==> design/flow/design.v <==
module cordic_step ( clock, ce, sin_in, cos_in, angle_in, t_angle, atan,
sin_out, cos_out, angle_out, t_angle_out );
parameter integer step = 0;  
parameter integer W = 12;  
input clock, ce;
input signed [W-1:0] sin_in, cos_in, angle_in, t_angle, atan;
output reg signed [W-1:0] sin_out, cos_out, angle_out, t_angle_out;
always @ (posedge clock)
begin
if( ce == 1'b1 )
begin
if(t_angle >= angle_in)
begin
cos_out <= cos_in - (sin_in >>> step);
sin_out <= ((cos_in >>> step) + sin_in);
angle_out <= angle_in + atan;
end
else if (t_angle < angle_in)
begin
cos_out <= cos_in + (sin_in >>> step);
sin_out <= -(cos_in >>> step) + sin_in;
angle_out <= angle_in - atan;
end
t_angle_out <= t_angle;
end  
end
endmodule
module mul_Kn(clock, ce, value_in, value_out, t_angle );
parameter integer W = 12;  
parameter FXP_SHIFT = 10;  
input clock, ce;
input signed[W-1:0] value_in, t_angle;
output reg signed[W-1:0] value_out;
reg signed [2*W-1:0] val, val_0, val_2, val_4, val_5, val_7, val_7_9_d, val_9;  
reg signed [2*W-1:0] val_0_2, val_4_5, val_7_9, val_0_2_4_5, val_0_2_4_5_7_9;  
always @ (posedge clock)
begin
if( ce == 1'b1 )
begin
val = value_in; val_0 <= val; val_2 <= val << 2; val_4 <= val << 4;
val_5 <= val << 5; val_7 <= val << 7; val_9 <= val << 9;
val_0_2 <= val_0 - val_2; val_4_5 <= val_4 - val_5; val_7_9 <= val_7 + val_9;
val_0_2_4_5 <= val_0_2 + val_4_5;
val_7_9_d <= val_7_9;  
val_0_2_4_5_7_9 = val_0_2_4_5 + val_7_9_d;
value_out <= val_0_2_4_5_7_9 >>> FXP_SHIFT;
end
end
endmodule
module cordic_pipeline_rtl( clock, reset, ce, angle_in, sin_out, cos_out, valid_out );
parameter integer W = 12;  
parameter FXP_MUL = 1024;  
parameter PIPE_LATENCY = 15;  
input clock, reset, ce;
input signed [W-1:0] angle_in;  
output signed [W-1:0] sin_out, cos_out;
output valid_out;
wire signed [11:0] atan[0:10];  
assign atan[0] = 12'sd804;
assign atan[1] = 12'sd475;
assign atan[2] = 12'sd251;
assign atan[3] = 12'sd127;
assign atan[4] = 12'sd64;
assign atan[5] = 12'sd32;
assign atan[6] = 12'sd16;
assign atan[7] = 12'sd8;
assign atan[8] = 12'sd4;
assign atan[9] = 12'sd2;
assign atan[10] = 12'sd1;
wire signed [W-1:0] sin_tab [0:11];
wire signed [W-1:0] cos_tab [0:11];
wire signed [W-1:0] t_angle_tab [0:11];  
wire signed [W-1:0] angle_tab [0:11];
reg unsigned [4:0] valid_cnt;  
always@(posedge clock)
begin
if ( reset == 1'b0 )
valid_cnt <= PIPE_LATENCY;  
else
if( ( valid_cnt != 0 ) && ( ce == 1'b1 ) )
valid_cnt <= valid_cnt - 1;  
end
assign valid_out = ( valid_cnt == 0 )? 1'b1 : 1'b0;  
assign cos_tab[0] = 1.0 * FXP_MUL;
assign sin_tab[0] = 0;
assign angle_tab[0] = 0;
assign t_angle_tab[0] = angle_in;
cordic_step #(0) cordic_step_0 ( clock, ce, sin_tab[0], cos_tab[0], angle_tab[0], t_angle_tab[0], atan[0],
sin_tab[1], cos_tab[1], angle_tab[1], t_angle_tab[1] );
cordic_step #(1) cordic_step_1 ( clock, ce, sin_tab[1], cos_tab[1], angle_tab[1], t_angle_tab[1], atan[1],
sin_tab[2], cos_tab[2], angle_tab[2], t_angle_tab[2] );
cordic_step #(2) cordic_step_2 ( clock, ce, sin_tab[2], cos_tab[2], angle_tab[2], t_angle_tab[2], atan[2],
sin_tab[3], cos_tab[3], angle_tab[3], t_angle_tab[3] );
cordic_step #(3) cordic_step_3 ( clock, ce, sin_tab[3], cos_tab[3], angle_tab[3], t_angle_tab[3], atan[3],
sin_tab[4], cos_tab[4], angle_tab[4], t_angle_tab[4] );
cordic_step #(4) cordic_step_4 ( clock, ce, sin_tab[4], cos_tab[4], angle_tab[4], t_angle_tab[4], atan[4],
sin_tab[5], cos_tab[5], angle_tab[5], t_angle_tab[5] );
cordic_step #(5) cordic_step_5 ( clock, ce, sin_tab[5], cos_tab[5], angle_tab[5], t_angle_tab[5], atan[5],
sin_tab[6], cos_tab[6], angle_tab[6], t_angle_tab[6] );
cordic_step #(6) cordic_step_6 ( clock, ce, sin_tab[6], cos_tab[6], angle_tab[6], t_angle_tab[6], atan[6],
sin_tab[7], cos_tab[7], angle_tab[7], t_angle_tab[7] );
cordic_step #(7) cordic_step_7 ( clock, ce, sin_tab[7], cos_tab[7], angle_tab[7], t_angle_tab[7], atan[7],
sin_tab[8], cos_tab[8], angle_tab[8], t_angle_tab[8] );
cordic_step #(8) cordic_step_8 ( clock, ce, sin_tab[8], cos_tab[8], angle_tab[8], t_angle_tab[8], atan[8],
sin_tab[9], cos_tab[9], angle_tab[9], t_angle_tab[9] );
cordic_step #(9) cordic_step_9 ( clock, ce, sin_tab[9], cos_tab[9], angle_tab[9], t_angle_tab[9], atan[9],
sin_tab[10], cos_tab[10], angle_tab[10], t_angle_tab[10] );
cordic_step #(10)cordic_step_10( clock, ce, sin_tab[10], cos_tab[10], angle_tab[10], t_angle_tab[10],
atan[10], sin_tab[11], cos_tab[11], angle_tab[11], t_angle_tab[11] );
mul_Kn mul_Kn_sin ( clock, ce, sin_tab[11], sin_out, t_angle_tab[11] );
mul_Kn mul_Kn_cos ( clock, ce, cos_tab[11], cos_out, t_angle_tab[11] );
endmodule
==> design/flow/run.sh <==
#!/bin/bash
# the make line also repeats each setting of config.mk as NAME=value (left out here)
make -C /OpenROAD-flow-scripts/flow DESIGN_CONFIG=/design/flow/config.mk WORK_HOME=/design/flow/orfs CLKGATE_MAP_FILE= finish
==> design/flow/config.mk <==
export PLATFORM = sky130hd
export DESIGN_NAME = cordic_pipeline_rtl
export DESIGN_NICKNAME = cordic_pipeline_rtl
export VERILOG_FILES = /design/flow/design.v
export SDC_FILE = /design/flow/constraint.sdc
export NUM_CORES = 4
export LEC_CHECK = 0
export ABC_AREA = 1
export CAP_MARGIN = 20
export CORE_MARGIN = 2
export CORE_UTILIZATION = 27
export GPL_TIMING_DRIVEN = 0
export MAX_ROUTING_LAYER = met4
export PLACE_DENSITY_LB_ADDON = 0.07
export SETUP_SLACK_MARGIN = 1.27
export SLEW_MARGIN = 20
export TNS_END_PERCENT = 30
==> design/flow/constraint.sdc <==
create_clock -name core_clock -period 4.51 [get_ports {clock}]
set_input_delay 0.9020 -clock core_clock [delete_from_list [all_inputs] [get_ports {clock}]]
set_output_delay 0.9020 -clock core_clock [all_outputs]
set_load 0.01 [all_outputs]
==> impl_metrics.env, run 1 <==
# physical design summary
export IMPL_outcome="timing/DRC/antenna clean"
export IMPL_fin_crit_sh=0.8174
export IMPL_path_delay_family="AND-OR/OR-AND gates"
export IMPL_ys_top_cells_by_area="edfxtp_1 (50%), ha_1 (16%), xor2_1 (6.5%)"
export IMPL_cts_tree="built"
export IMPL_end_kind="flip-flop"
export IMPL_fp_dieH_microns=368.0
export IMPL_synthCells=3367
export IMPL_syn_area_per_cell_sq_um=10.63
export IMPL_fp_dieW_microns=368.0
export IMPL_nNetsFinal=4277
export IMPL_fin_util=0.3532
export IMPL_fp_util=0.2721
export IMPL_synth_seq_share=0.4989
export IMPL_worstMarginPinSlew_ps=818.6
export IMPL_adder_share=0.1754
export IMPL_r2r_slack_ps=820
export IMPL_grt_pass1_wl_mm=124.2
export IMPL_warnings=63
export IMPL_drc_errors=0
export IMPL_dp_slack_ps=248.8
export IMPL_worstRegToRegCells=25
export IMPL_crit_cells=25
export IMPL_grt_ovfl_total=0
export IMPL_worstReg2RegEnd="cordic_step_5.sin_out[11]"
export IMPL_hold_path_end="mul_Kn_sin.val_0[9]"
export IMPL_drv_slew=0
export IMPL_first_global_vias=24700
export IMPL_arrival_ps=4090
export IMPL_grt_usage=0.1176
export IMPL_viasPerCell=4.195
export IMPL_wl_per_cell_microns=13.72
export IMPL_critPathBufInv=4
export IMPL_drt_iter0_drc=676
export IMPL_dieArea_sq_um=135400
export IMPL_yosys_cells=3367
export IMPL_hold_violations=0
export IMPL_synthAoiAreaFrac=0.08415
export IMPL_crit_top_cell="nand2_1"
export IMPL_cts_hold_buf=0
export IMPL_ys_sh_xor=0.08397
export IMPL_clk_pin_slew_ps=60
export IMPL_synth_nets=3866
export IMPL_holdWs_ps=412.8
export IMPL_async_reset_ff_frac=0
export IMPL_cts_root_buf="clkbuf_16"
export IMPL_cts_buffer_depth=3
export IMPL_relSlewSlack=0.4543
export IMPL_synth_top_cell_by_area="edfxtp_1"
export IMPL_r2r_start="cordic_step_4.angle_out[5]"
export IMPL_crit_start="cordic_step_4.angle_out[5]"
export IMPL_critPathLaunchType="flip-flop"
export IMPL_antenna_found_initial=0
export IMPL_place_gp_congestion=0.7932
export IMPL_synth_cell_types=47
export IMPL_finalSetupViolCount=0
export IMPL_io_buffers=39
export IMPL_fin_cells=5591
export IMPL_yosysWarnings=15
export IMPL_io_pins=40
export IMPL_rsz0062_at_grt="true"
export IMPL_placedCellCount=5171
export IMPL_crit_path_end="cordic_step_5.sin_out[11]"
export IMPL_simple_gate_area_frac=0.1021
export IMPL_ant_nets=0
export IMPL_cp_data_required_time_ps=4910
export IMPL_mux_share=0
export IMPL_area_growth_pct=29.78
export IMPL_hp_start="cordic_step_10.sin_out[9]"
export IMPL_fin_skew_ps=29.40
export IMPL_common_cells="edfxtp_1 (591), nand2_1 (507), inv_1 (499), ha_1 (455), a21oi_1 (310)"
export IMPL_min_period_ps=3686
export IMPL_grt_max_degree=87
export IMPL_worst_hold_path_type="flip-flop to flip-flop"
export IMPL_h_tree_depth=3
export IMPL_cts_inserted_buffers=78
export IMPL_drv_cap=0
export IMPL_worstSetupPathType="flip-flop to flip-flop"
export IMPL_dpl_hpwl_mm=55.49
export IMPL_edf_count=591
export IMPL_fmax_mhz=271.3
export IMPL_clk_latency_ps=670
export IMPL_wl_mm=76.73
export IMPL_rows=133
export IMPL_slowest_delay_ps=410
export IMPL_core_area_sq_um=131500
export IMPL_hold_depth=0
export IMPL_netlist_area_sq_um=35780
export IMPL_ys_ff=596
export IMPL_num_antenna_cells=0
export IMPL_ff_type="edfxtp_1"
export IMPL_drtPass1Iterations=4
export IMPL_vias=23460
export IMPL_cts_sinks=596
export IMPL_layout_setup_ws_ps=823.5
export IMPL_synth_top_cell_area_share=0.4961
export IMPL_setup_tns_ps=0
export IMPL_path_max_fanout=6
export IMPL_slowest_stage="edfxtp_1"
export IMPL_synth_top_cell_by_count="edfxtp_1"
export IMPL_ys_area_sq_um=35780
export IMPL_synth_logic_top_family="adder cells"
layer usage:
layer,global-route usage,wire length [microns],share of wire,vias up
met2,0.2271,42570,0.55,183
li1,-,-,-,12380
met1,0.1182,30030,0.39,10760
met4,0.03438,1955,0.025,0
met5,-,0,0,-
met3,0.02264,2172,0.028,137
final cells by class:
class | instances | area (sq um)
clock buffers | 101 | 2069
multi-input cells | 2246 | 18880
clock inverters | 37 | 346.6
plain buffers | 26 | 245.2
well taps | 1755 | 2196
repair buffers | 329 | 2907
flip-flops and latches | 596 | 17850
inverters | 500 | 1938
repair inverters | 1 | 5.005
fillers | 13150 | 85030
metrics by stage:
step / instance area [sq um]
final: 46430
after global routing: 46430
after CTS: 44600
after detailed placement: 38900
after global placement: 38660
after floorplan: 36070
timing repair:
action | in CTS | in global routing
cloned | 2 | 1
gates resized | 384 | 261
setup buffers | 193 | 86
endpoints found under the setup margin | 162 | 133
pin swaps | 170 | 173
==> run 2, diff against run 1 <==
- CAP_MARGIN: 20 -> 10
- CORE_UTILIZATION: 27 -> 66
- CTS_CLUSTER_SIZE: default -> 76
- GPL_TIMING_DRIVEN: 0 -> default
- MAX_ROUTING_LAYER: met4 -> default
- PLACE_DENSITY_LB_ADDON: 0.07 -> default
- SETUP_SLACK_MARGIN: 1.27 -> 0.79
- TNS_END_PERCENT: 30 -> default
- clock period: 4.51 -> 3.13 ns (I/O delays scaled with it)
==> impl_metrics.env, run 2 <==
# yosys + openroad results
export IMPL_dpl_hpwl_mm=56.06
export IMPL_synth_top_cell_by_area="edfxtp_1"
export IMPL_outcome="aborted with a tool error"
export IMPL_fp_util=0.6661
export IMPL_io_pins=40
export IMPL_core_area_sq_um=53710
export IMPL_ys_sh_xor=0.08397
export IMPL_io_buffers=39
export IMPL_yosysWarnings=15
export IMPL_cts_inserted_buffers=67
export IMPL_ys_top_cells_by_area="edfxtp_1 (50%), ha_1 (16%), xor2_1 (6.5%)"
export IMPL_synth_cell_types=47
export IMPL_synth_seq_share=0.4989
export IMPL_placedCellCount=4533
export IMPL_ys_area_sq_um=35780
export IMPL_h_tree_depth=3
export IMPL_edf_count=591
export IMPL_fp_dieH_microns=236.8
export IMPL_synthCells=3367
export IMPL_adder_share=0.1754
export IMPL_rows=85
export IMPL_cts_sinks=596
export IMPL_ff_type="edfxtp_1"
export IMPL_dieArea_sq_um=56080
export IMPL_cts_hold_buf=0
export IMPL_cts_buffer_depth=3
export IMPL_fp_dieW_microns=236.8
export IMPL_mux_share=0
export IMPL_ys_ff=596
export IMPL_synth_top_cell_by_count="edfxtp_1"
export IMPL_common_cells="edfxtp_1 (591), nand2_1 (507), inv_1 (499), ha_1 (455), a21oi_1 (310)"
export IMPL_syn_area_per_cell_sq_um=10.63
export IMPL_cts_root_buf="clkbuf_16"
export IMPL_async_reset_ff_frac=0
export IMPL_simple_gate_area_frac=0.1021
export IMPL_netlist_area_sq_um=35780
export IMPL_synth_nets=3866
export IMPL_haltStage="global routing (5_1_grt)"
export IMPL_synthAoiAreaFrac=0.08415
export IMPL_place_gp_congestion=0.8826
export IMPL_synth_logic_top_family="adder cells"
export IMPL_synth_top_cell_area_share=0.4961
export IMPL_yosys_cells=3367
## run 2: timing repair
item,CTS
setup endpoints to repair,275
pin swaps,299
buffers inserted,160
cloned,2
resized,537
## run 2: metrics by stage
step	instance area, sq um	setup WS (ps)
2_1_floorplan	37070	-280.2
3_3_place_gp	41660	-528.2
3_5_place_dp	41660	-670.4
4_1_cts	47530	-498.6
==> run 3, diff against run 2 <==
- CAP_MARGIN: 10 -> 5
- CTS_CLUSTER_SIZE: 76 -> 74
- SETUP_SLACK_MARGIN: 0.79 -> 0.85
- clock period: 3.13 -> 3.31 ns (I/O delays scaled with it)
==> impl_metrics.env, run 3 <==
# physical design summary
export IMPL_dieArea_sq_um=56080
export IMPL_drv_cap=1
export IMPL_wl_per_cell_microns=32.64
export IMPL_crit_path_end="cordic_step_6.sin_out[11]"
export IMPL_hold_violations=0
export IMPL_antenna_found_initial=9
export IMPL_end_kind="flip-flop"
export IMPL_setup_tns_ps=-131530
export IMPL_ys_top_cells_by_area="edfxtp_1 (50%), ha_1 (16%), xor2_1 (6.5%)"
export IMPL_clk_pin_slew_ps=70
export IMPL_wl_mm=158.5
export IMPL_path_delay_family="simple AND/OR/NAND/NOR gates"
export IMPL_grt_pass1_wl_mm=141.5
export IMPL_synth_logic_top_family="adder cells"
export IMPL_layout_setup_ws_ps=-2028
export IMPL_fp_dieW_microns=236.8
export IMPL_nNetsFinal=4599
export IMPL_cts_inserted_buffers=66
export IMPL_violatedChecks="max-capacitance violations, max-slew violations, negative setup slack"
export IMPL_first_global_vias=29150
export IMPL_io_buffers=39
export IMPL_path_max_fanout=7
export IMPL_simple_gate_area_frac=0.1021
export IMPL_fp_dieH_microns=236.8
export IMPL_edf_count=591
export IMPL_netlist_area_sq_um=35780
export IMPL_hp_start="cordic_step_10.cos_out[4]"
export IMPL_synthCells=3367
export IMPL_fin_skew_ps=59.85
export IMPL_drc_errors=0
export IMPL_crit_top_cell="nand2_1"
export IMPL_synth_top_cell_area_share=0.4961
export IMPL_grt_max_degree=95
export IMPL_slowest_stage="inv_1"
export IMPL_holdWs_ps=413.3
export IMPL_r2r_slack_ps=-2030
export IMPL_postLayoutCellArea_sq_um=50450
export IMPL_area_growth_pct=41.03
export IMPL_dpl_hpwl_mm=54.56
export IMPL_fin_cells=4857
export IMPL_vias=34460
export IMPL_crit_cells=28
export IMPL_place_gp_congestion=0.8951
export IMPL_outcome="failed layout checks"
export IMPL_rsz0062_at_grt="true"
export IMPL_cts_buffer_depth=3
export IMPL_synth_top_cell_by_area="edfxtp_1"
export IMPL_synth_nets=3866
export IMPL_relSlewSlack=-0.2322
export IMPL_synth_top_cell_by_count="edfxtp_1"
export IMPL_ant_nets=0
export IMPL_worstMarginPinSlew_ps=1834
export IMPL_ys_ff=596
export IMPL_async_reset_ff_frac=0
export IMPL_synth_cell_types=47
export IMPL_mux_share=0
export IMPL_fmax_mhz=187.3
export IMPL_h_tree_depth=3
export IMPL_cts_tree="built"
export IMPL_fin_util=0.9394
export IMPL_hold_path_end="mul_Kn_cos.val_7[11]"
export IMPL_rows=85
export IMPL_warnings=66
export IMPL_cp_data_required_time_ps=3860
export IMPL_drt_iter0_drc=5195
export IMPL_common_cells="edfxtp_1 (591), nand2_1 (507), inv_1 (499), ha_1 (455), a21oi_1 (310)"
export IMPL_ff_type="edfxtp_1"
export IMPL_synthAoiAreaFrac=0.08415
export IMPL_placedCellCount=4369
export IMPL_synth_seq_share=0.4989
export IMPL_min_period_ps=5338
export IMPL_crit_start="cordic_step_5.angle_out[3]"
export IMPL_drtPass1Iterations=12
export IMPL_ys_area_sq_um=35780
export IMPL_grt_ovfl_total=0
export IMPL_cts_root_buf="clkbuf_16"
export IMPL_r2r_start="cordic_step_5.angle_out[3]"
export IMPL_worstRegToRegCells=28
export IMPL_adder_share=0.1754
export IMPL_viasPerCell=7.094
export IMPL_arrival_ps=5890
export IMPL_clk_latency_ps=710
export IMPL_core_area_sq_um=53710
export IMPL_slowest_delay_ps=460
export IMPL_finalSetupViolCount=193
export IMPL_yosysWarnings=15
export IMPL_drv_slew=3
export IMPL_critPathBufInv=6
export IMPL_worstSetupPathType="flip-flop to flip-flop"
export IMPL_yosys_cells=3367
export IMPL_cts_sinks=596
export IMPL_ys_sh_xor=0.08397
export IMPL_critPathLaunchType="flip-flop"
export IMPL_fp_util=0.6661
export IMPL_fin_crit_sh=1.613
export IMPL_worst_hold_path_type="flip-flop to flip-flop"
export IMPL_syn_area_per_cell_sq_um=10.63
export IMPL_hold_depth=0
export IMPL_grt_usage=0.3179
export IMPL_worstReg2RegEnd="cordic_step_6.sin_out[11]"
export IMPL_io_pins=40
export IMPL_placed_area_sq_um=40440
==> run 3: routing by layer <==
layer  GRT usage  vias to the layer above  share of wire
li1            -                    13020              -
met1      0.3089                    15760           0.28
met2      0.6202                     3879           0.43
met3     0.03999                     1778           0.15
met4      0.2163                       22           0.13
met5           0                        -         0.0041
==> run 3: through the flow <==
stage | worst slack (ps)
4_1_cts | -356.2
5_1_grt | -2312
3_5_place_dp | -513.0
3_3_place_gp | -353.5
2_1_floorplan | -100.2
6_report | -2028
==> run 3: timing repair <==
action / in CTS / in global routing
endpoints found under the setup margin: 251 / 277
pin swaps: 288 / 390
gates resized: 428 / 643
gates cloned: 2 / 1
hold buffers: 0 / 0
setup buffers: 159 / 197
==> run 3: layout make-up <==
type,count,area (sq um)
antenna,10,25.02
clock inverter,42,471.7
sequential,596,17850
timing repair buffer,688,6098
inverter,500,1997
fill,1246,3253
clock buffer,77,1693
multi-input combinational,2247,21450
tap,696,870.8
timing repair inverter,1,5.005
==> run 4, diff against run 3 <==
- CAP_MARGIN: 5 -> 20
- CORE_UTILIZATION: 66 -> 70
- PLACE_DENSITY: default -> 0.64
- SETUP_SLACK_MARGIN: 0.85 -> 1.13
- clock period: 3.31 -> 3.91 ns (I/O delays scaled with it)
==> impl_metrics.env, run 4 <==
# physical design summary
export IMPL_outcome="failed layout checks"
export IMPL_violatedChecks="negative setup slack"
export IMPL_synth_nets=3866
export IMPL_drt_iter0_drc=4931
export IMPL_synthCells=3367
export IMPL_worst_hold_path_type="flip-flop to flip-flop"
export IMPL_clk_pin_slew_ps=70
export IMPL_netlist_area_sq_um=35780
export IMPL_drtPass1Iterations=12
export IMPL_cts_tree="built"
export IMPL_synthAoiAreaFrac=0.08415
export IMPL_core_area_sq_um=50270
export IMPL_min_period_ps=5379
export IMPL_io_pins=40
export IMPL_viasPerCell=6.957
export IMPL_vias=31550
export IMPL_worstReg2RegEnd="cordic_step_5.sin_out[10]"
export IMPL_ys_ff=596
export IMPL_relSlewSlack=0.02243
export IMPL_synth_cell_types=47
export IMPL_synth_logic_top_family="adder cells"
export IMPL_fin_crit_sh=1.376
export IMPL_ff_type="edfxtp_1"
export IMPL_io_buffers=39
export IMPL_cts_buffer_depth=3
export IMPL_end_kind="flip-flop"
export IMPL_rows=82
export IMPL_critPathLaunchType="flip-flop"
export IMPL_mux_share=0
export IMPL_edf_count=591
export IMPL_crit_cells=21
export IMPL_synth_top_cell_by_area="edfxtp_1"
export IMPL_clk_latency_ps=710
export IMPL_async_reset_ff_frac=0
export IMPL_layout_setup_ws_ps=-1469
export IMPL_fin_skew_ps=42.29
export IMPL_rsz0062_at_grt="true"
export IMPL_grt_max_degree=89
export IMPL_synth_top_cell_area_share=0.4961
export IMPL_simple_gate_area_frac=0.1021
export IMPL_fmax_mhz=185.9
export IMPL_worstRegToRegCells=21
export IMPL_finalSetupViolCount=109
export IMPL_syn_area_per_cell_sq_um=10.63
export IMPL_first_global_vias=27650
export IMPL_synth_seq_share=0.4989
export IMPL_grt_pass1_wl_mm=135.4
export IMPL_antenna_found_initial=11
export IMPL_cts_inserted_buffers=61
export IMPL_arrival_ps=5810
export IMPL_yosysWarnings=15
export IMPL_path_max_fanout=5
export IMPL_wl_per_cell_microns=29.99
export IMPL_crit_top_cell="nand2_1"
export IMPL_hold_depth=0
export IMPL_hold_path_end="mul_Kn_cos.val_7[10]"
export IMPL_r2r_start="cordic_step_4.t_angle_out[9]"
export IMPL_cp_data_required_time_ps=4340
export IMPL_fp_dieW_microns=230.1
export IMPL_hp_start="cordic_step_10.cos_out[3]"
export IMPL_cts_sinks=596
export IMPL_postLayoutCellArea_sq_um=46050
export IMPL_synth_top_cell_by_count="edfxtp_1"
export IMPL_grt_ovfl_total=0
export IMPL_h_tree_depth=2
export IMPL_slowest_stage="a21oi_1"
export IMPL_path_cells="ha_1 -> a21oi_1 -> o2111ai_2 -> nand2_2 -> nand2_8 -> nor2_2 -> xor2_1 -> ha_1 -> buf_4 -> nand2_2 -> o21ai_4 -> nand2_1 -> nand2_1 -> a21oi_2 -> nor2_1 -> o21ai_1 -> nand2_1 -> nand2_1 -> nand2_2 -> a21oi_2 -> xnor2_1"
export IMPL_area_growth_pct=28.71
export IMPL_ys_sh_xor=0.08397
export IMPL_path_delay_family="AND-OR/OR-AND gates"
export IMPL_cts_root_buf="clkbuf_16"
export IMPL_crit_start="cordic_step_4.t_angle_out[9]"
export IMPL_crit_path_end="cordic_step_5.sin_out[10]"
export IMPL_critPathBufInv=1
export IMPL_yosys_cells=3367
export IMPL_placed_area_sq_um=38130
export IMPL_hold_violations=0
export IMPL_setup_tns_ps=-52110
export IMPL_dieArea_sq_um=52930
export IMPL_place_gp_congestion=0.8995
export IMPL_common_cells="edfxtp_1 (591), nand2_1 (507), inv_1 (499), ha_1 (455), a21oi_1 (310)"
export IMPL_ant_nets=0
export IMPL_drc_errors=0
export IMPL_warnings=66
export IMPL_fp_dieH_microns=230.1
export IMPL_worstMarginPinSlew_ps=1456
export IMPL_grt_usage=0.3198
export IMPL_slowest_delay_ps=1090
export IMPL_ys_area_sq_um=35780
export IMPL_nNetsFinal=4303
export IMPL_worstSetupPathType="flip-flop to flip-flop"
export IMPL_ys_top_cells_by_area="edfxtp_1 (50%), ha_1 (16%), xor2_1 (6.5%)"
export IMPL_fp_util=0.7116
export IMPL_holdWs_ps=407.7
export IMPL_drv_cap=0
export IMPL_drv_slew=0
export IMPL_dp_slack_ps=-49.58
export IMPL_wl_mm=136.0
export IMPL_r2r_slack_ps=-1470
export IMPL_dpl_hpwl_mm=51.71
export IMPL_adder_share=0.1754
==> run 4: area by class of cell <==
| class | count | area (sq um) |
|---|---|---|
| inverters | 500 | 1973 |
| diodes | 9 | 22.52 |
| repair buffers | 397 | 3445 |
| clock buffers | 83 | 1649 |
| fillers | 1537 | 4227 |
| well taps | 672 | 840.8 |
| flip-flops and latches | 596 | 17850 |
| clock inverters | 30 | 275.3 |
| repair inverters | 1 | 5.005 |
| multi-input cells | 2247 | 19990 |
==> run 4: through the flow <==
step / util / std cells
finish: 0.9159 / 4535
global route: 0.9155 / 4526
CTS: 0.8578 / 4383
detailed placement: 0.7585 / 4071
global placement: 0.7585 / 4071
floorplan: - / 3367
==> run 4: metal layers <==
layer / wire (microns) / track usage / vias to the layer above / part of all wire
li1: - / - / 12440 / -
met1: 39000 / 0.3163 / 14500 / 0.29
met2: 60780 / 0.6219 / 3112 / 0.45
met3: 18740 / 0.04377 / 1497 / 0.14
met4: 17340 / 0.2002 / 8 / 0.13
met5: 158 / 0 / - / 0.0012
==> run 4: repair_timing <==
action | CTS | global route
endpoints found under the setup margin | 209 | 231
pin swaps | 203 | 239
endpoints found under the hold margin | 0 | 0
hold buffers | 0 | 0
cloned | 2 | 2
setup buffers | 197 | 141
gates resized | 303 | 396
==> run 5, diff against run 4 <==
- ABC_AREA: 1 -> default
- CORE_UTILIZATION: 70 -> 72
- CTS_CLUSTER_SIZE: 74 -> 18
- PLACE_DENSITY: 0.64 -> default
- SETUP_SLACK_MARGIN: 1.13 -> 0.32
- clock period: 3.91 -> 2.04 ns (I/O delays scaled with it)
==> impl_metrics.env, run 5 <==
# yosys + openroad results
export IMPL_synth_top_cell_area_share=0.5017
export IMPL_common_cells="edfxtp_1 (591), ha_1 (455), inv_1 (347), xnor2_1 (240), nor2_1 (200)"
export IMPL_async_reset_ff_frac=0
export IMPL_dieArea_sq_um=50920
export IMPL_synth_nets=3474
export IMPL_ff_type="edfxtp_1"
export IMPL_dpl_hpwl_mm=66.62
export IMPL_fp_dieW_microns=225.7
export IMPL_io_buffers=39
export IMPL_ys_top_cells_by_area="edfxtp_1 (50%), ha_1 (16%), xnor2_1 (5.9%)"
export IMPL_synth_cell_types=98
export IMPL_synth_top_cell_by_area="edfxtp_1"
export IMPL_placedCellCount=4455
export IMPL_fp_dieH_microns=225.7
export IMPL_yosysWarnings=15
export IMPL_ys_area_sq_um=35370
export IMPL_adder_share=0.1779
export IMPL_synth_top_cell_by_count="edfxtp_1"
export IMPL_place_gp_congestion=0.9156
export IMPL_mux_share=0.006154
export IMPL_synth_logic_top_family="adder cells"
export IMPL_core_area_sq_um=48750
export IMPL_rows=81
export IMPL_ys_sh_xor=0.08259
export IMPL_outcome="aborted with a tool error"
export IMPL_ys_ff=596
export IMPL_simple_gate_area_frac=0.07258
export IMPL_syn_area_per_cell_sq_um=11.89
export IMPL_netlist_area_sq_um=35370
export IMPL_synthCells=2975
export IMPL_fp_util=0.7256
export IMPL_haltStage="clock tree synthesis (4_1_cts)"
export IMPL_io_pins=40
export IMPL_error="[ERROR DPL-0038] Utilization greater than 100%, impossible to legalize"
export IMPL_yosys_cells=2975
export IMPL_synth_seq_share=0.5045
export IMPL_edf_count=591
export IMPL_synthAoiAreaFrac=0.1144
run 5: metrics by stage:
step                cell area (sq um)  worst slack [ps]
floorplan                       36840             -1737
global placement                44010             -1958
detailed placement              44010             -2176
==> run 6, diff against run 5 <==
- CTS_CLUSTER_SIZE: 18 -> 14
- PLACE_DENSITY_LB_ADDON: default -> 0.26
- SETUP_SLACK_MARGIN: 0.32 -> -0.24
- clock period: 2.04 -> 3.53 ns (I/O delays scaled with it)
==> impl_metrics.env, run 6 <==
# physical design summary
export IMPL_outcome="failed layout checks"
export IMPL_violatedChecks="negative setup slack"
export IMPL_synth_cell_types=98
export IMPL_crit_start="cordic_step_5.angle_out[8]"
export IMPL_drtPass1Iterations=7
export IMPL_slowest_delay_ps=430
export IMPL_dieArea_sq_um=50920
export IMPL_worstMarginPinSlew_ps=1148
export IMPL_area_growth_pct=27.50
export IMPL_grt_usage=0.3417
export IMPL_placedCellCount=4052
export IMPL_path_cells="inv_1 -> ha_1 -> a21oi_1 -> nand2_1 -> a211oi_1 -> o21ai_2 -> and2_4 -> buf_6 -> buf_12 -> nor2_4 -> xor2_1 -> ha_1 -> buf_6 -> a21oi_4 -> o21ai_2 -> a21oi_2 -> nor2b_1 -> o21ai_1 -> nor2b_2 -> xnor2_1"
export IMPL_drv_slew=0
export IMPL_ys_ff=596
export IMPL_antenna_found_initial=5
export IMPL_cp_data_required_time_ps=3940
export IMPL_path_max_fanout=7
export IMPL_worstRegToRegCells=20
export IMPL_wl_mm=117.9
export IMPL_ff_type="edfxtp_1"
export IMPL_rows=81
export IMPL_cts_inserted_buffers=60
export IMPL_warnings=67
export IMPL_fmax_mhz=207.4
export IMPL_nNetsFinal=4080
export IMPL_end_kind="flip-flop"
export IMPL_cts_root_buf="clkbuf_16"
export IMPL_grt_ovfl_total=0
export IMPL_dpl_hpwl_mm=52.64
export IMPL_postLayoutCellArea_sq_um=45100
export IMPL_clk_pin_slew_ps=60
export IMPL_ys_top_cells_by_area="edfxtp_1 (50%), ha_1 (16%), xnor2_1 (5.9%)"
export IMPL_r2r_slack_ps=-1290
export IMPL_viasPerCell=6.750
export IMPL_hold_path_end="mul_Kn_cos.val_7_9_d[17]"
export IMPL_fin_cells=4296
export IMPL_yosysWarnings=15
export IMPL_cts_sinks=596
export IMPL_core_area_sq_um=48750
export IMPL_adder_share=0.1779
export IMPL_critPathBufInv=4
export IMPL_place_gp_congestion=0.8987
export IMPL_ys_area_sq_um=35370
export IMPL_relSlewSlack=0.2331
export IMPL_simple_gate_area_frac=0.07258
export IMPL_crit_cells=20
export IMPL_cts_tree="built"
export IMPL_common_cells="edfxtp_1 (591), ha_1 (455), inv_1 (347), xnor2_1 (240), nor2_1 (200)"
export IMPL_finalSetupViolCount=179
export IMPL_ys_sh_xor=0.08259
export IMPL_hold_violations=0
export IMPL_hp_start="mul_Kn_cos.val_7_9[17]"
export IMPL_critPathLaunchType="flip-flop"
export IMPL_synthAoiAreaFrac=0.1144
export IMPL_rsz0062_at_grt="true"
export IMPL_synth_seq_share=0.5045
export IMPL_arrival_ps=5230
export IMPL_nFillCells=1463
export IMPL_min_period_ps=4821
export IMPL_worstReg2RegEnd="cordic_step_6.sin_out[9]"
export IMPL_netlist_area_sq_um=35370
export IMPL_placed_area_sq_um=39750
export IMPL_mux_share=0.006154
export IMPL_io_buffers=39
export IMPL_first_global_vias=27260
export IMPL_worstSetupPathType="flip-flop to flip-flop"
export IMPL_grt_max_degree=147
export IMPL_syn_area_per_cell_sq_um=11.89
export IMPL_synth_nets=3474
export IMPL_synth_top_cell_by_count="edfxtp_1"
export IMPL_drt_iter0_drc=3630
export IMPL_crit_path_end="cordic_step_6.sin_out[9]"
export IMPL_cts_buffer_depth=3
export IMPL_worst_hold_path_type="flip-flop to flip-flop"
export IMPL_fp_dieW_microns=225.7
export IMPL_vias=29000
export IMPL_r2r_start="cordic_step_5.angle_out[8]"
export IMPL_slowest_stage="ha_1"
export IMPL_setup_tns_ps=-98460
export IMPL_drc_errors=0
export IMPL_hold_depth=0
export IMPL_path_delay_family="AND-OR/OR-AND gates"
export IMPL_yosys_cells=2975
export IMPL_clk_latency_ps=680
export IMPL_fin_crit_sh=1.366
export IMPL_synth_top_cell_area_share=0.5017
export IMPL_synthCells=2975
export IMPL_drv_cap=0
export IMPL_synth_logic_top_family="adder cells"
export IMPL_fp_dieH_microns=225.7
export IMPL_h_tree_depth=2
export IMPL_async_reset_ff_frac=0
export IMPL_fp_util=0.7256
export IMPL_grt_pass1_wl_mm=136.3
export IMPL_layout_setup_ws_ps=-1291
export IMPL_fin_skew_ps=21.95
export IMPL_synth_top_cell_by_area="edfxtp_1"
export IMPL_wl_per_cell_microns=27.43
export IMPL_edf_count=591
export IMPL_io_pins=40
export IMPL_ant_nets=0
run 6: area by class of cell:
type                            instances  area [sq um]  area share
Antenna cell                            1         2.502  0.00005548
Clock inverter                         42         392.9    0.008711
Sequential cell                       596         17850      0.3957
Multi-Input combinational cell       1990         18280      0.4054
Inverter                              352          1366     0.03029
Tap cell                              664         830.8     0.01842
Clock buffer                           70          1539     0.03412
Timing Repair Buffer                  581          4841      0.1073
run 6: metal layers:
metal | track usage | vias up | routed length [microns]
met5 | 0 | - | 38
met1 | 0.3385 | 13630 | 35920
met2 | 0.6646 | 2387 | 56780
met3 | 0.05152 | 1069 | 11810
li1 | - | 11900 | -
met4 | 0.2074 | 6 | 13310
run 6: repair_timing:
item / 4_1_cts / 5_1_grt
cloned: 0 / 1
hold buffers: 0 / 0
buffers inserted: 66 / 117
pin swaps: 136 / 244
gates resized: 184 / 336
endpoints found under the setup margin: 82 / 107
run 6: stage by stage:
step,util,worst slack [ps],hold WS (ps)
floorplan,-,-308.7,400.3
global placement,0.8154,-802.4,401.6
detailed placement,0.8154,-892.5,404.5
CTS,0.8776,-545.8,412.9
global route,0.9252,-1367,426.0
finish,0.9252,-1291,414.4
==> run 7, diff against run 6 <==
- ABC_AREA: default -> 1
- CTS_CLUSTER_SIZE: 14 -> 44
- PLACE_DENSITY: default -> 0.64
- PLACE_DENSITY_LB_ADDON: 0.26 -> default
- SETUP_SLACK_MARGIN: -0.24 -> -0.22
- clock period: 3.53 -> 3.34 ns (I/O delays scaled with it)
==> impl_metrics.env, run 7 <==
# physical design summary
export IMPL_fin_crit_sh=1.725
export IMPL_io_pins=40
export IMPL_viasPerCell=6.738
export IMPL_worst_hold_path_type="flip-flop to flip-flop"
export IMPL_fin_skew_ps=67.14
export IMPL_fmax_mhz=173.5
export IMPL_grt_ovfl_total=0
export IMPL_fin_util=0.9250
export IMPL_vias=31320
export IMPL_yosysWarnings=15
export IMPL_layout_setup_ws_ps=-2423
export IMPL_cts_root_buf="clkbuf_16"
export IMPL_h_tree_depth=2
export IMPL_synth_top_cell_by_area="edfxtp_1"
export IMPL_drc_errors=0
export IMPL_warnings=66
export IMPL_syn_area_per_cell_sq_um=10.63
export IMPL_synth_cell_types=47
export IMPL_io_buffers=39
export IMPL_fp_dieH_microns=226.9
export IMPL_synth_top_cell_by_count="edfxtp_1"
export IMPL_cts_inserted_buffers=60
export IMPL_crit_start="cordic_step_6.angle_out[11]"
export IMPL_wl_per_cell_microns=27.21
export IMPL_ys_sh_xor=0.08397
export IMPL_wl_mm=126.5
export IMPL_relSlewSlack=0.2394
export IMPL_nNetsFinal=4434
export IMPL_grt_usage=0.3264
export IMPL_synth_top_cell_area_share=0.4961
export IMPL_drt_iter0_drc=4506
export IMPL_r2r_slack_ps=-2420
export IMPL_ant_nets=0
export IMPL_place_gp_congestion=0.9436
export IMPL_synth_nets=3866
export IMPL_nFillCells=1457
export IMPL_outcome="failed layout checks"
export IMPL_crit_top_cell="buf_4"
export IMPL_netlist_area_sq_um=35780
export IMPL_violatedChecks="negative setup slack"
export IMPL_end_kind="flip-flop"
export IMPL_ys_top_cells_by_area="edfxtp_1 (50%), ha_1 (16%), xor2_1 (6.5%)"
export IMPL_grt_pass1_wl_mm=132.9
export IMPL_ff_type="edfxtp_1"
export IMPL_mux_share=0
export IMPL_r2r_start="cordic_step_6.angle_out[11]"
export IMPL_antenna_found_initial=6
export IMPL_fp_util=0.7308
export IMPL_drv_cap=0
export IMPL_path_delay_family="AND-OR/OR-AND gates"
export IMPL_hold_depth=0
export IMPL_ys_ff=596
export IMPL_synth_logic_top_family="adder cells"
export IMPL_yosys_cells=3367
export IMPL_synth_seq_share=0.4989
export IMPL_worstSetupPathType="flip-flop to flip-flop"
export IMPL_synthAoiAreaFrac=0.08415
export IMPL_rows=81
export IMPL_grt_max_degree=89
export IMPL_hp_start="cordic_step_10.sin_out[10]"
export IMPL_worstRegToRegCells=18
export IMPL_path_max_fanout=3
export IMPL_simple_gate_area_frac=0.1021
export IMPL_synthCells=3367
export IMPL_path_cells="inv_1 -> ha_4 -> nand2_2 -> nor2_2 -> nand3_1 -> o2111ai_2 -> buf_4 -> nand2_4 -> nand2_8 -> buf_4 -> buf_4 -> fa_1 -> o21ai_2 -> a21o_1 -> a21oi_2 -> o21ai_0 -> a21oi_1 -> xor2_1"
export IMPL_cts_sinks=596
export IMPL_ys_area_sq_um=35780
export IMPL_common_cells="edfxtp_1 (591), nand2_1 (507), inv_1 (499), ha_1 (455), a21oi_1 (310)"
export IMPL_worstMarginPinSlew_ps=1141
export IMPL_cp_data_required_time_ps=3750
export IMPL_finalSetupViolCount=191
export IMPL_clk_pin_slew_ps=70
export IMPL_hold_violations=0
export IMPL_worstReg2RegEnd="cordic_step_7.angle_out[11]"
export IMPL_critPathLaunchType="flip-flop"
export IMPL_setup_tns_ps=-127000
export IMPL_cts_buffer_depth=3
export IMPL_fp_dieW_microns=226.9
export IMPL_arrival_ps=6170
export IMPL_min_period_ps=5763
export IMPL_cts_tree="built"
export IMPL_drtPass1Iterations=9
export IMPL_critPathBufInv=4
export IMPL_rsz0062_at_grt="true"
export IMPL_dpl_hpwl_mm=55.30
export IMPL_first_global_vias=27940
export IMPL_hold_path_end="mul_Kn_sin.val_0[10]"
export IMPL_clk_latency_ps=710
export IMPL_crit_cells=18
export IMPL_crit_path_end="cordic_step_7.angle_out[11]"
export IMPL_core_area_sq_um=48950
export IMPL_slowest_delay_ps=910
export IMPL_async_reset_ff_frac=0
export IMPL_edf_count=591
export IMPL_drv_slew=0
export IMPL_dieArea_sq_um=51490
export IMPL_slowest_stage="a21oi_1"
export IMPL_adder_share=0.1754
export IMPL_area_growth_pct=26.56
## run 7: routing by layer
layer	GRT usage	vias to the layer above	wire length (microns)
met1	0.3359	14320	38010
met3	0.04341	1342	14940
met4	0.2037	8	15510
met5	0	-	294
li1	-	12710	-
met2	0.6221	2943	57760
## run 7: through the flow
step,instance area [sq um],setup slack (ps),instances,hold slack [ps]
5_1_grt,45270,-2057,4645,420.7
2_1_floorplan,35840,-292.8,3367,400.3
4_1_cts,42550,-304.3,4568,417.9
3_5_place_dp,39970,-605.5,4432,405.1
3_3_place_gp,39970,-410.5,4432,401.5
6_report,45280,-2423,4649,417.3
## run 7: repair_timing
action,in CTS,in global routing
resized,138,459
endpoints found under the setup margin,71,98
pin swaps,50,192
buffers inserted,31,92
hold buffers,0,0
cloned,0,1
## run 7: cell type report
class / count / area (sq um) / share of cell area
timing repair buffer: 531 / 4300 / 0.09498
antenna: 4 / 10.01 / 0.0002211
tap: 664 / 830.8 / 0.01835
sequential: 596 / 17850 / 0.3942
clock inverter: 34 / 387.9 / 0.008566
clock buffer: 74 / 1554 / 0.03432
inverter: 500 / 1909 / 0.04217
multi-input combinational: 2246 / 18440 / 0.4072
==> run 8, diff against run 7 <==
- ABC_AREA: 1 -> default
- CAP_MARGIN: 20 -> 30
- CORE_ASPECT_RATIO: default -> 0.57
- CORE_UTILIZATION: 72 -> 34
- CTS_CLUSTER_SIZE: 44 -> 37
- MAX_ROUTING_LAYER: default -> met5
- PLACE_DENSITY: 0.64 -> default
- PLACE_DENSITY_LB_ADDON: default -> 0.19
- SETUP_SLACK_MARGIN: -0.22 -> default
- SLEW_MARGIN: 20 -> 30
- clock period: 3.34 -> 5.23 ns (I/O delays scaled with it)
==> impl_metrics.env, run 8 <==
# physical design summary
export IMPL_cts_tree="built"
export IMPL_cts_buffer_depth=3
export IMPL_crit_path_end="cordic_step_8.cos_out[11]"
export IMPL_fmax_mhz=209.9
export IMPL_synth_nets=3474
export IMPL_drt_iter0_drc=1389
export IMPL_cts_inserted_buffers=61
export IMPL_crit_top_cell="o21ai_0"
export IMPL_io_pins=40
export IMPL_synthAoiAreaFrac=0.1144
export IMPL_placed_area_sq_um=37580
export IMPL_r2r_start="cordic_step_7.angle_out[1]"
export IMPL_worstSetupPathType="flip-flop to flip-flop"
export IMPL_postCtsSetupBuffers=0
export IMPL_ff_type="edfxtp_1"
export IMPL_crit_cells=19
export IMPL_viasPerCell=4.669
export IMPL_drc_errors=0
export IMPL_fin_crit_sh=0.9109
export IMPL_async_reset_ff_frac=0
export IMPL_hold_path_end="mul_Kn_cos.val_7[16]"
export IMPL_dieArea_sq_um=106700
export IMPL_path_delay_family="AND-OR/OR-AND gates"
export IMPL_grt_max_degree=125
export IMPL_slowest_delay_ps=410
export IMPL_worstMarginPinSlew_ps=855.3
export IMPL_mux_share=0.006154
export IMPL_adder_share=0.1779
export IMPL_hold_depth=0
export IMPL_slowest_stage="a2111oi_2"
export IMPL_end_kind="flip-flop"
export IMPL_cts_sinks=596
export IMPL_fin_skew_ps=30.62
export IMPL_fin_util=0.3832
export IMPL_yosys_cells=2975
export IMPL_cts_resized=0
export IMPL_r2r_slack_ps=470
export IMPL_yosysWarnings=15
export IMPL_ant_nets=0
export IMPL_hp_start="cordic_step_10.cos_out[9]"
export IMPL_warnings=66
export IMPL_path_max_fanout=28
export IMPL_crit_start="cordic_step_7.angle_out[1]"
export IMPL_drtPass1Iterations=5
export IMPL_ys_sh_xor=0.08259
export IMPL_synth_top_cell_area_share=0.5017
export IMPL_nFillCells=9898
export IMPL_dpl_hpwl_mm=52.27
export IMPL_outcome="timing/DRC/antenna clean"
export IMPL_synth_top_cell_by_area="edfxtp_1"
export IMPL_nNetsFinal=3564
export IMPL_clk_pin_slew_ps=70
export IMPL_synthCells=2975
export IMPL_min_period_ps=4764
export IMPL_edf_count=591
export IMPL_grt_ovfl_total=0
export IMPL_common_cells="edfxtp_1 (591), ha_1 (455), inv_1 (347), xnor2_1 (240), nor2_1 (200)"
export IMPL_cts_hold_buf=0
export IMPL_critPathBufInv=2
export IMPL_h_tree_depth=2
export IMPL_drv_cap=0
export IMPL_place_gp_congestion=0.7944
export IMPL_synth_seq_share=0.5045
export IMPL_cts_root_buf="clkbuf_16"
export IMPL_vias=20920
export IMPL_path_cells="inv_1 -> ha_1 -> a21o_1 -> a21o_1 -> a2111oi_2 -> nor4b_1 -> o21ai_0 -> a31o_2 -> buf_4 -> mux2i_1 -> ha_1 -> nor2b_1 -> o21ai_0 -> a21boi_0 -> o21ai_0 -> a21boi_0 -> o2111ai_1 -> a31oi_1 -> xnor2_1"
export IMPL_synth_top_cell_by_count="edfxtp_1"
export IMPL_hold_violations=0
export IMPL_ys_ff=596
export IMPL_fp_dieH_microns=247.5
export IMPL_cp_data_required_time_ps=5640
export IMPL_grt_pass1_wl_mm=114.5
export IMPL_netlist_area_sq_um=35370
export IMPL_drv_slew=0
export IMPL_finalSetupViolCount=0
export IMPL_relSlewSlack=0.4245
export IMPL_syn_area_per_cell_sq_um=11.89
export IMPL_worstReg2RegEnd="cordic_step_8.cos_out[11]"
export IMPL_antenna_found_initial=2
export IMPL_grt_usage=0.1338
export IMPL_postLayoutCellArea_sq_um=39600
export IMPL_arrival_ps=5170
export IMPL_simple_gate_area_frac=0.07258
export IMPL_critPathLaunchType="flip-flop"
export IMPL_fp_util=0.3423
export IMPL_area_growth_pct=11.94
export IMPL_rows=89
export IMPL_ys_area_sq_um=35370
export IMPL_first_global_vias=20360
export IMPL_wl_mm=69.55
export IMPL_fp_dieW_microns=431.2
export IMPL_synth_logic_top_family="adder cells"
export IMPL_clk_latency_ps=670
export IMPL_core_area_sq_um=103300
export IMPL_ys_top_cells_by_area="edfxtp_1 (50%), ha_1 (16%), xnor2_1 (5.9%)"
export IMPL_worstRegToRegCells=19
export IMPL_wl_per_cell_microns=15.52
export IMPL_worst_hold_path_type="flip-flop to flip-flop"
export IMPL_synth_cell_types=98
export IMPL_io_buffers=39
export IMPL_setup_tns_ps=0
export IMPL_holdWs_ps=410.6
export IMPL_rsz0062_at_grt="false"
run 8: metrics by stage:
stage	setup slack (ps)	cells
final	465.8	4481
after global routing	48.51	4481
after CTS	289.4	4480
after detailed placement	298.0	4367
after global placement	450.6	4367
after floorplan	951.9	2975
run 8: per-layer routing:
metal  wire length, microns  GRT usage  vias up
li1                       -          -    10880
met1                  41870     0.2332     9660
met2                  23330     0.1629      314
met3                   3410    0.02240       68
met4                    949    0.02520        0
met5                      0          0        -
run 8: area by class of cell:
cell class              count  area (sq um)  share of cell area
repair buffers             64         645.6             0.01630
well taps                1365          1708             0.04313
inverters                 352          1321             0.03337
clock inverters            30         275.3            0.006952
diodes                      1         2.502          0.00006320
multi-input cells        1990         16060              0.4056
clock buffers              83          1735             0.04383
flip-flops and latches    596         17850              0.4507
==> run 9, diff against run 8 <==
- ABC_AREA: default -> 1
- CAP_MARGIN: 30 -> 20
- CORE_ASPECT_RATIO: 0.57 -> default
- CORE_UTILIZATION: 34 -> 32
- CTS_CLUSTER_DIAMETER: default -> 136
- CTS_CLUSTER_SIZE: 37 -> 28
- MAX_ROUTING_LAYER: met5 -> default
- PLACE_DENSITY_LB_ADDON: 0.19 -> default
- SLEW_MARGIN: 30 -> 20
- clock period: 5.23 -> 4.5 ns (I/O delays scaled with it)
==> impl_metrics.env, run 9 <==
# physical design summary
export IMPL_dpl_hpwl_mm=43.66
export IMPL_relSlewSlack=0.3640
export IMPL_cts_sinks=596
export IMPL_setup_tns_ps=0
export IMPL_met2_usage=0.1954
export IMPL_ys_top_cells_by_area="edfxtp_1 (50%), ha_1 (16%), xor2_1 (6.5%)"
export IMPL_grtUsageMet1=0.1097
export IMPL_fmax_mhz=242.3
export IMPL_worstSetupPathType="flip-flop to flip-flop"
export IMPL_mux_share=0
export IMPL_grt_ovfl_total=0
export IMPL_wl_mm=56.34
export IMPL_r2r_start="cordic_step_5.angle_out[5]"
export IMPL_crit_top_cell="nand2_1"
export IMPL_path_max_fanout=11
export IMPL_synth_logic_top_family="adder cells"
export IMPL_cts_root_buf="clkbuf_16"
export IMPL_synth_top_cell_by_area="edfxtp_1"
export IMPL_cts_inserted_buffers=25
export IMPL_grt_usage=0.09852
export IMPL_grt_max_degree=103
export IMPL_dieArea_sq_um=114500
export IMPL_h_tree_depth=1
export IMPL_clk_latency_ps=610
export IMPL_drtPass1Iterations=5
export IMPL_fp_dieW_microns=338.4
export IMPL_slowest_delay_ps=410
export IMPL_rsz0062_at_grt="false"
export IMPL_top_usage_layer="met2"
export IMPL_ff_type="edfxtp_1"
export IMPL_crit_cells=26
export IMPL_synth_top_cell_area_share=0.4961
export IMPL_nNetsFinal=3928
export IMPL_grt_pass1_wl_mm=97.39
export IMPL_area_growth_pct=8.589
export IMPL_nFillCells=11020
export IMPL_io_pins=40
export IMPL_critPathBufInv=4
export IMPL_cts_resized=0
export IMPL_io_buffers=39
export IMPL_path_delay_family="simple AND/OR/NAND/NOR gates"
export IMPL_ys_sh_xor=0.08397
export IMPL_drv_slew=0
export IMPL_hold_path_end="mul_Kn_cos.val_7_9_d[10]"
export IMPL_common_cells="edfxtp_1 (591), nand2_1 (507), inv_1 (499), ha_1 (455), a21oi_1 (310)"
export IMPL_synth_top_cell_by_count="edfxtp_1"
export IMPL_simple_gate_area_frac=0.1021
export IMPL_cts_tree="built"
export IMPL_worst_hold_path_type="flip-flop to flip-flop"
export IMPL_viasPerCell=4.434
export IMPL_warnings=62
export IMPL_end_kind="flip-flop"
export IMPL_synthAoiAreaFrac=0.08415
export IMPL_syn_area_per_cell_sq_um=10.63
export IMPL_hold_violations=0
export IMPL_hold_depth=0
export IMPL_crit_path_end="cordic_step_6.sin_out[11]"
export IMPL_drv_cap=0
export IMPL_place_gp_congestion=0.8322
export IMPL_fin_crit_sh=0.9171
export IMPL_antenna_found_initial=0
export IMPL_fp_dieH_microns=338.4
export IMPL_async_reset_ff_frac=0
export IMPL_cp_data_required_time_ps=4880
export IMPL_yosysWarnings=15
export IMPL_fp_util=0.3228
export IMPL_num_antenna_cells=0
export IMPL_vias=21860
export IMPL_crit_start="cordic_step_5.angle_out[5]"
export IMPL_ys_area_sq_um=35780
export IMPL_netlist_area_sq_um=35780
export IMPL_outcome="timing/DRC/antenna clean"
export IMPL_drt_iter0_drc=860
export IMPL_ys_ff=596
export IMPL_synth_seq_share=0.4989
export IMPL_synth_nets=3866
export IMPL_finalSetupViolCount=0
export IMPL_arrival_ps=4510
export IMPL_clk_pin_slew_ps=110
export IMPL_critPathLaunchType="flip-flop"
export IMPL_yosys_cells=3367
export IMPL_grt_util_met3=0.01123
export IMPL_cts_hold_buf=0
export IMPL_hp_start="mul_Kn_cos.val_7_9[10]"
export IMPL_rows=122
export IMPL_slowest_stage="edfxtp_1"
export IMPL_wl_per_cell_microns=11.43
export IMPL_worstMarginPinSlew_ps=954.0
export IMPL_ant_nets=0
export IMPL_synthCells=3367
export IMPL_fin_skew_ps=20.52
export IMPL_synth_cell_types=47
export IMPL_drc_errors=0
export IMPL_worstRegToRegCells=26
export IMPL_r2r_slack_ps=370
export IMPL_cts_buffer_depth=3
export IMPL_min_period_ps=4127
export IMPL_edf_count=591
export IMPL_adder_share=0.1754
export IMPL_worstReg2RegEnd="cordic_step_6.sin_out[11]"
export IMPL_core_area_sq_um=110800
export IMPL_postCtsSetupBuffers=0
export IMPL_first_global_vias=21690
## run 9: cell type report
type	instances	area, sq um	share of cell area
repair buffers	61	623.1	0.01604
well taps	1488	1862	0.04792
clock inverters	2	28.78	0.0007408
clock buffers	37	670.6	0.01726
flip-flops and latches	596	17850	0.4594
multi-input cells	2245	15940	0.4103
inverters	500	1877	0.04831
## run 9: layer usage
metal / wire [microns] / up-vias
li1: - / 11610
met1: 23790 / 9981
met5: 0 / -
met3: 1269 / 75
met2: 29960 / 187
met4: 1324 / 0
## run 9: per-stage QoR
stage / hold WS (ps) / area (sq um) / utilization / setup slack [ps] / cells
finish: 423.9 / 38850 / 0.3506 / 372.9 / 4929
global route: 435.8 / 38850 / 0.3506 / 16.69 / 4929
CTS: 424.3 / 38850 / 0.3506 / 306.6 / 4929
detailed placement: 404.5 / 38150 / 0.3442 / 324.5 / 4890
global placement: 400.4 / 38150 / 0.3442 / 335.4 / 4890
floorplan: 400.3 / 35780 / - / 712.3 / 3367
==> run 10, diff against run 9 <==
- CORE_UTILIZATION: 32 -> 70
- CTS_CLUSTER_DIAMETER: 136 -> 361
- CTS_CLUSTER_SIZE: 28 -> 40
- SETUP_SLACK_MARGIN: default -> -0.19
- clock period: 4.5 -> 2.87 ns (I/O delays scaled with it)
==> impl_metrics.env, run 10 <==
# yosys + openroad results
export IMPL_outcome="aborted with a tool error"
export IMPL_haltStage="global routing (5_1_grt)"
export IMPL_error="[ERROR GRT-0232] Routing congestion too high. Check the congestion heatmap in the GUI."
export IMPL_synth_cell_types=47
export IMPL_core_area_sq_um=50270
export IMPL_ys_sh_xor=0.08397
export IMPL_ys_top_cells_by_area="edfxtp_1 (50%), ha_1 (16%), xor2_1 (6.5%)"
export IMPL_cts_sinks=596
export IMPL_netlist_area_sq_um=35780
export IMPL_fp_util=0.7116
export IMPL_cts_root_buf="clkbuf_16"
export IMPL_synth_logic_top_family="adder cells"
export IMPL_io_pins=40
export IMPL_fp_dieW_microns=230.1
export IMPL_cts_buffer_depth=3
export IMPL_synth_top_cell_by_count="edfxtp_1"
export IMPL_synth_nets=3866
export IMPL_synthCells=3367
export IMPL_adder_share=0.1754
export IMPL_edf_count=591
export IMPL_synth_seq_share=0.4989
export IMPL_dieArea_sq_um=52930
export IMPL_rows=82
export IMPL_h_tree_depth=1
export IMPL_yosys_cells=3367
export IMPL_ys_ff=596
export IMPL_fp_dieH_microns=230.1
export IMPL_dpl_hpwl_mm=61.41
export IMPL_ff_type="edfxtp_1"
export IMPL_io_buffers=39
export IMPL_grt_usage=0.9997
export IMPL_place_gp_congestion=0.9459
export IMPL_grt_ovfl_total=4579
export IMPL_ys_area_sq_um=35780
export IMPL_synth_top_cell_by_area="edfxtp_1"
export IMPL_dp_slack_ps=-928.7
export IMPL_cts_inserted_buffers=18
export IMPL_async_reset_ff_frac=0
export IMPL_syn_area_per_cell_sq_um=10.63
export IMPL_simple_gate_area_frac=0.1021
export IMPL_synthAoiAreaFrac=0.08415
export IMPL_common_cells="edfxtp_1 (591), nand2_1 (507), inv_1 (499), ha_1 (455), a21oi_1 (310)"
export IMPL_yosysWarnings=15
export IMPL_mux_share=0
export IMPL_synth_top_cell_area_share=0.4961
export IMPL_placed_area_sq_um=42090
==> run 10: metrics by stage <==
stage | utilization | instances
4_1_cts | 0.9198 | 4815
3_5_place_dp | 0.8373 | 4660
3_3_place_gp | 0.8373 | 4660
2_1_floorplan | - | 3367
==> run 10: timing repair <==
item / CTS
hold endpoints to repair: 0
gates resized: 561
pin swaps: 264
hold buffers: 0
cloned: 1
setup buffers: 161
setup endpoints to repair: 168
==> run 10: layer usage <==
layer / global-route usage / GRT overflow
met1: 0.8910 / 58
met2: 1.314 / 3565
met3: 0.7475 / 75
met4: 1.117 / 880
met5: 0.4467 / 1
==> run 11, diff against run 10 <==
- ABC_AREA: 1 -> default
- CELL_PAD_IN_SITES_GLOBAL_PLACEMENT: default -> 0
- CORE_MARGIN: 2 -> 6
- CORE_UTILIZATION: 70 -> 65
- CTS_CLUSTER_DIAMETER: 361 -> default
- CTS_CLUSTER_SIZE: 40 -> default
- GPL_TIMING_DRIVEN: default -> 0
- HOLD_SLACK_MARGIN: default -> 0.23
- PLACE_DENSITY_LB_ADDON: default -> 0.12
- SETUP_SLACK_MARGIN: -0.19 -> default
- clock period: 2.87 -> 2.46 ns (I/O delays scaled with it)
==> impl_metrics.env, run 11 <==
# physical design summary
export IMPL_wl_per_cell_microns=20.91
export IMPL_ff_type="edfxtp_1"
export IMPL_nFillCells=2256
export IMPL_cts_hold_buf=0
export IMPL_simple_gate_area_frac=0.07258
export IMPL_ys_area_sq_um=35370
export IMPL_layout_setup_ws_ps=-1805
export IMPL_worst_hold_path_type="input pin to flip-flop"
export IMPL_postLayoutCellArea_sq_um=46060
export IMPL_drc_errors=0
export IMPL_crit_top_cell="a21o_1"
export IMPL_fmax_mhz=234.5
export IMPL_synth_seq_share=0.5045
export IMPL_common_cells="edfxtp_1 (591), ha_1 (455), inv_1 (347), xnor2_1 (240), nor2_1 (200)"
export IMPL_hp_start="ce"
export IMPL_fin_crit_sh=1.734
export IMPL_rows=84
export IMPL_grt_ovfl_total=0
export IMPL_area_growth_pct=30.21
export IMPL_synth_nets=3474
export IMPL_dpl_hpwl_mm=48.52
export IMPL_hold_path_end="cordic_step_0.t_angle_out[10]"
export IMPL_cts_sinks=596
export IMPL_synthCells=2975
export IMPL_fp_dieH_microns=245.3
export IMPL_first_global_vias=25480
export IMPL_place_gp_congestion=0.8750
export IMPL_ys_ff=596
export IMPL_worstRegToRegCells=20
export IMPL_r2r_start="cordic_step_6.angle_out[7]"
export IMPL_r2r_slack_ps=-1810
export IMPL_cts_buffer_depth=3
export IMPL_netlist_area_sq_um=35370
export IMPL_hold_violations=0
export IMPL_cp_data_required_time_ps=2810
export IMPL_clk_latency_ps=620
export IMPL_cts_tree="built"
export IMPL_crit_path_end="cordic_step_7.sin_out[11]"
export IMPL_warnings=65
export IMPL_end_kind="flip-flop"
export IMPL_mux_share=0.006154
export IMPL_synthAoiAreaFrac=0.1144
export IMPL_grt_max_degree=108
export IMPL_placed_area_sq_um=38080
export IMPL_hold_depth=1
export IMPL_dieArea_sq_um=60160
export IMPL_worstReg2RegEnd="cordic_step_7.sin_out[11]"
export IMPL_critPathLaunchType="flip-flop"
export IMPL_antenna_found_initial=0
export IMPL_finalSetupViolCount=290
export IMPL_synth_cell_types=98
export IMPL_worstSetupPathType="flip-flop to flip-flop"
export IMPL_h_tree_depth=3
export IMPL_min_period_ps=4265
export IMPL_path_delay_family="AND-OR/OR-AND gates"
export IMPL_setup_tns_ps=-252250
export IMPL_drt_iter0_drc=1394
export IMPL_io_pins=40
export IMPL_ant_nets=0
export IMPL_relSlewSlack=0.2404
export IMPL_drv_cap=0
export IMPL_clk_pin_slew_ps=60
export IMPL_yosysWarnings=15
export IMPL_vias=25240
export IMPL_cts_root_buf="clkbuf_16"
export IMPL_viasPerCell=6.009
export IMPL_cts_inserted_buffers=67
export IMPL_arrival_ps=4610
export IMPL_grt_pass1_wl_mm=118.1
export IMPL_yosys_cells=2975
export IMPL_dp_slack_ps=-1995
export IMPL_drv_slew=0
export IMPL_critPathBufInv=2
export IMPL_worstMarginPinSlew_ps=1139
export IMPL_edf_count=591
export IMPL_wl_mm=87.82
export IMPL_violatedChecks="negative setup slack"
export IMPL_synth_top_cell_by_area="edfxtp_1"
export IMPL_synth_top_cell_by_count="edfxtp_1"
export IMPL_slowest_stage="edfxtp_1"
export IMPL_nNetsFinal=3959
export IMPL_ys_top_cells_by_area="edfxtp_1 (50%), ha_1 (16%), xnor2_1 (5.9%)"
export IMPL_fp_util=0.6652
export IMPL_async_reset_ff_frac=0
export IMPL_rsz0062_at_grt="true"
export IMPL_grt_usage=0.2378
export IMPL_drtPass1Iterations=5
export IMPL_num_antenna_cells=0
export IMPL_crit_cells=20
export IMPL_ys_sh_xor=0.08259
export IMPL_io_buffers=39
export IMPL_crit_start="cordic_step_6.angle_out[7]"
export IMPL_synth_logic_top_family="adder cells"
export IMPL_path_cells="inv_2 -> ha_4 -> a21o_1 -> a21o_1 -> a2111oi_4 -> o21ai_4 -> nand2_4 -> buf_12 -> nand2_2 -> o21ai_4 -> ha_1 -> a21o_1 -> a21oi_4 -> o21bai_1 -> a21oi_2 -> nor2b_1 -> o2111ai_1 -> nand3_1 -> o41a_1 -> xnor2_1"
export IMPL_slowest_delay_ps=420
export IMPL_fp_dieW_microns=245.3
export IMPL_core_area_sq_um=53180
export IMPL_synth_top_cell_area_share=0.5017
export IMPL_path_max_fanout=4
export IMPL_outcome="failed layout checks"
export IMPL_syn_area_per_cell_sq_um=11.89
export IMPL_adder_share=0.1779
export IMPL_fin_skew_ps=28.35
-- run 11: metrics by stage --
step / cells / hold WS [ps] / util
2_1_floorplan: 2975 / 400.3 / -
3_3_place_gp: 3702 / 400.2 / 0.7117
3_5_place_dp: 3711 / 404.5 / 0.7161
4_1_cts: 4053 / 252.3 / 0.8071
5_1_grt: 4200 / 260.5 / 0.8661
6_report: 4200 / 265.8 / 0.8661
-- run 11: final cells by class --
cell class	count	area [sq um]	share of cell area
buffer	36	339.1	0.007362
clock buffer	74	1703	0.03697
clock inverter	47	412.9	0.008964
inverter	352	1403	0.03045
multi-input combinational	1990	19610	0.4258
sequential	596	17850	0.3875
tap	688	860.8	0.01869
timing repair buffer	417	3881	0.08427
-- run 11: routing by layer --
layer / vias up / global-route usage / share of wire
met4: 0 / 0.1294 / 0.063
met5: - / 0 / 0
met1: 12260 / 0.2273 / 0.34
li1: 11660 / - / -
met2: 922 / 0.4808 / 0.56
met3: 398 / 0.03283 / 0.041
-- run 11: repair_timing --
item	CTS	global route
pin swaps	222	348
gates cloned	0	0
gates resized	198	460
setup endpoints to repair	314	331
setup buffers	227	228
